## breakout
module breakout(
    input  clk,
    input  rst,
    input  rota,
    input  rotb,
    input  de,
    output red,
    output green,
    output blue,
    output hsync,
    output vsync
    );
Settings: LEC_CHECK=0, ABC_AREA=0, CAP_MARGIN=20, CORE_MARGIN=2, CORE_UTILIZATION=71, CTS_CLUSTER_DIAMETER=256, CTS_CLUSTER_SIZE=54, GPL_ROUTABILITY_DRIVEN=1, GPL_TIMING_DRIVEN=1, MAX_ROUTING_LAYER=met4, PLACE_DENSITY=0.65, SETUP_SLACK_MARGIN=-0.59, SLEW_MARGIN=25; clock period 7.73 ns.
run.sh (not shown) runs the stock make flow with config.mk's settings and CLKGATE_MAP_FILE=.
The starting point completed with no timing, DRC or antenna violations.
Next try:
Settings changed: CTS_CLUSTER_SIZE 54 to 64, PLACE_DENSITY 0.65 to default, PLACE_DENSITY_LB_ADDON from default to 0.25, SETUP_SLACK_MARGIN -0.59 to 1.39.
Clock period 7.73 ns to 8.98 ns, I/O delays scaled along.
What happened: Flip-flop count is unchanged; synthesized area does not change; worst hold slack barely changes; first-iteration DRC count is higher by 13%.
Next try:
Settings changed: CORE_UTILIZATION 71 to 58, CTS_CLUSTER_DIAMETER 256 to 400, CTS_CLUSTER_SIZE 64 to 96, MAX_ROUTING_LAYER met4 to default, PLACE_DENSITY from default to 0.5, PLACE_DENSITY_LB_ADDON 0.25 to default.
Clock period 8.98 ns to 18.1 ns, I/O delays scaled along.
=> Via count is lower by 2.8%; register-to-register slack gains 9.1 ns; combinational power is lower by 50%.
Next try:
Settings changed: CORE_UTILIZATION 58 to 31, CTS_CLUSTER_DIAMETER 400 to 99, CTS_CLUSTER_SIZE 96 to default.
After rerunning: Design area grows by 1.5%; sequential share of layout area shrinks by 0.46 points; wire length grows by 5.6%; global-route usage shrinks by 13 points; synthesized cell count does not change; area after synthesis does not change; power shrinks by 3.9%; core utilization shrinks by 30 points; cell count grows by 14%.
Next try:
Settings changed: ABC_AREA 0 to 1, CORE_UTILIZATION 31 to 61, PLACE_DENSITY 0.5 to 0.64.
Clock period 18.1 ns to 7.37 ns, I/O delays scaled along.
The new run passed the timing, DRC and antenna checks.
Total power increases to 2.5 times its value.
Via count grows by 26%.
Count of clock-buffer cells in the layout is unchanged.
Sequential share of layout area goes down by 2.4 points.
Routed wire length is higher by 6.6%.
Global-route usage grows by 14 points.
First-iteration DRC count rises by 34%.
Register-to-register slack loses 11 ns.
Worst hold slack improves by 0.010 ns.
Synthesized area rose by 13%.

========
Starting RTL as in the previous note.
## breakout
module breakout(
    input  clk,
    input  rst,
    input  rota,
    input  rotb,
    input  de,
    output red,
    output green,
    output blue,
    output hsync,
    output vsync
    );
wire [9:0] xpos;
wire [9:0] ypos;
signal_generator signal_generator_inst(clk, rst, hsync, vsync, xpos, ypos);
game game_inst(clk, rst, xpos, ypos, ~rota, ~rotb, ~de, red, green, blue);
endmodule
export LEC_CHECK = 0
export ABC_AREA = 1
export CAP_MARGIN = 20
export CELL_PAD_IN_SITES_DETAIL_PLACEMENT = 2
export CELL_PAD_IN_SITES_GLOBAL_PLACEMENT = 1
export CORE_MARGIN = 5
export CORE_UTILIZATION = 40
export CTS_CLUSTER_SIZE = 37
export GPL_TIMING_DRIVEN = 1
export HOLD_SLACK_MARGIN = -0.1
export MIN_ROUTING_LAYER = met2
export SLEW_MARGIN = 25
export TNS_END_PERCENT = 70
create_clock -name core_clock -period 18.4 [get_ports {clk}]
The first run finished with timing, DRC and antenna clean.
Change:
==> flow/config.mk (replaced) <==
export PLATFORM = sky130hd
export DESIGN_NAME = breakout
export DESIGN_NICKNAME = breakout
export VERILOG_FILES = /design/flow/design.v
export SDC_FILE = /design/flow/constraint.sdc
export NUM_CORES = 4
export LEC_CHECK = 0
export CAP_MARGIN = 20
export CORE_MARGIN = 2
export CORE_UTILIZATION = 24
export SLEW_MARGIN = 20
==> flow/constraint.sdc (replaced) <==
create_clock -name core_clock -period 57.6 [get_ports {clk}]
set_input_delay 11.5200 -clock core_clock [delete_from_list [all_inputs] [get_ports {clk}]]
set_output_delay 11.5200 -clock core_clock [all_outputs]
set_load 0.01 [all_outputs]
Result:
- The new run ran to the end with no violations
- first-iteration DRC count shrinks by 67%
- final cell count decreases by 14%
- power went down by 70%
- routed wire length drops by 37%
- hold slack loses 0.020 ns
- combinational power came out lower by 77%
- synthesized area is lower by 11%
Change:
--- a/flow/config.mk
+++ b/flow/config.mk
@@ -9,3 +9,3 @@
 export CORE_MARGIN = 2
-export CORE_UTILIZATION = 24
+export CORE_UTILIZATION = 38
 export SLEW_MARGIN = 20
==> flow/constraint.sdc (replaced) <==
create_clock -name core_clock -period 13.3 [get_ports {clk}]
set_input_delay 2.6600 -clock core_clock [delete_from_list [all_inputs] [get_ports {clk}]]
set_output_delay 2.6600 -clock core_clock [all_outputs]
set_load 0.01 [all_outputs]
What happened: Power increases to 4.3 times its value; critical path depth stays the same; area after synthesis stays the same.
Change:
--- a/flow/config.mk
+++ b/flow/config.mk
@@ -7,5 +7,8 @@
 export LEC_CHECK = 0
+export ABC_AREA = 1
 export CAP_MARGIN = 20
 export CORE_MARGIN = 2
-export CORE_UTILIZATION = 38
+export CORE_UTILIZATION = 72
+export CTS_CLUSTER_SIZE = 10
+export SETUP_SLACK_MARGIN = 1.78
 export SLEW_MARGIN = 20
==> flow/constraint.sdc (replaced) <==
create_clock -name core_clock -period 5.97 [get_ports {clk}]
set_input_delay 1.1940 -clock core_clock [delete_from_list [all_inputs] [get_ports {clk}]]
set_output_delay 1.1940 -clock core_clock [all_outputs]
set_load 0.01 [all_outputs]
Effect:
- non-clock buffer count climbs by 18
- final area climbs by roughly a tenth
- clock skew hardly moves
- worst hold slack got worse by 0.0038 ns
- total power climbs by well over a third

========
== run 1 ==
breakout again, from the RTL that the note above started with.
Settings: LEC_CHECK=0, ABC_AREA=1, CAP_MARGIN=20, CELL_PAD_IN_SITES_DETAIL_PLACEMENT=2, CELL_PAD_IN_SITES_GLOBAL_PLACEMENT=1, CORE_MARGIN=5, CORE_UTILIZATION=40, CTS_CLUSTER_SIZE=37, GPL_TIMING_DRIVEN=0, HOLD_SLACK_MARGIN=-0.1, MIN_ROUTING_LAYER=met1, SLEW_MARGIN=25, TNS_END_PERCENT=70; clock period 13.4 ns.
The flow did not stop early for run 1: all stages ran, and the layout cleared the timing, DRC and antenna checks.
#### Input delta (run 2 over run 1)
- CTS_CLUSTER_SIZE: 37 -> unset
- GPL_TIMING_DRIVEN: 0 -> unset
- ABC_AREA: 1 -> unset
- MIN_ROUTING_LAYER: met1 -> unset
- HOLD_SLACK_MARGIN: -0.1 -> unset
- CELL_PAD_IN_SITES_DETAIL_PLACEMENT: 2 -> unset
- SLEW_MARGIN: 25 -> 20
- CORE_MARGIN: 5 -> 2
- TNS_END_PERCENT: 70 -> unset
- CELL_PAD_IN_SITES_GLOBAL_PLACEMENT: 1 -> unset
- the clock period (ns, I/O delays scaled along): 13.4 -> 11.8
Notes after the runs:
Run 2 finished end to end and its layout was clean on timing, DRC and antenna. Between run 1 and run 2, the combinational power share is higher for run 1. Maximum cell stage delay along the critical path: run 2 vs run 1 — no meaningful difference. Run 2: cell count 620 below run 1. Min core utilization of the finished layout across run 1 and run 2: run 1. The largest family of logic cells by area comes out AND-OR/OR-AND gates in one run and simple AND/OR/NAND/NOR gates in the other, namely in run 2 and run 1 respectively. Compared with run 1, run 2 shows a higher proportion of power drawn by the clock network.
Changes in run 3 relative to run 2:
- CORE_UTILIZATION changed from 40 to 72
- the clock period (ns, I/O delays scaled along) changed from 11.8 to 8.42
## What came out
Every run in the comparison, run 2 and run 3, completed the flow with a clean layout.
Taking run 2 as the reference, in run 3 count of standard-cell rows moved down, worst setup margin went down 2.80 ns, power of the combinational group +about 37%.
Comparing run 2 and run 3, the lower met2 layer usage reported by global route was measured on run 2.
Between run 2 and run 3, the relative area of non-clock buffer cells in the final design does not differ in any meaningful way.
Worst hold margin, run 2 and run 3: higher on run 2
Comparing count of clock-buffer cells in the layout for run 2 and run 3, the bigger number came from run 3.
Against run 2, run 3 comes in 41% higher on cell-internal power.
Modified inputs, run 4 compared to run 3
- CORE_UTILIZATION: 72 -> 64
- the clock period (ns, I/O delays scaled along): 8.42 -> 13.3
==> comparison <==
Taking run 3 as the reference, in run 4 post-CTS clock slew at the launch and capture registers of the worst setup and hold paths did not really move; number of vias per cell after detailed routing went down; portion of total power attributed to combinational logic did not really move; overall routed net length went up.
The following lists how run 5 was set up differently from run 4:
- changing CAP_MARGIN from 20 to 30
- changing CORE_UTILIZATION from 64 to 68
- changing the clock period (ns, I/O delays scaled along) from 13.3 to 22.6
Diff run 4 -> run 5: fraction of power spent switching nets moved down, setup-violating endpoint count in the final report has remained practically unchanged, final standard cell area without fillers held steady, met3 global-route usage saw an increase.
Synthesis-to-layout area growth: run 5 vs run 4, no meaningful difference
Leakage power total essentially unchanged between run 4 and run 5.
Relative to run 4, run 5 degrades via count.
diff inputs: run 5 => run 6
- an added SETUP_SLACK_MARGIN of 2.08
- an added ABC_AREA of 1
- a change of CORE_UTILIZATION from 68 to 72
- a change of CAP_MARGIN from 30 to 20
- a change of the clock period (ns, I/O delays scaled along) from 22.6 to 9.0
==> comparison <==
Per the comparison of run 6 with run 5, share of synthesized cell area in and, or, nand and nor gates +12 points; non-clock buffer count -7; power density over the cells +140%.
Delta (run 6 minus run 5): hold slack went down by 0.0042 ns; post-layout period usage of the worst path now larger.
Relative to run 5, run 6 degrades power.
Power is estimated from default activity; no workload was simulated.
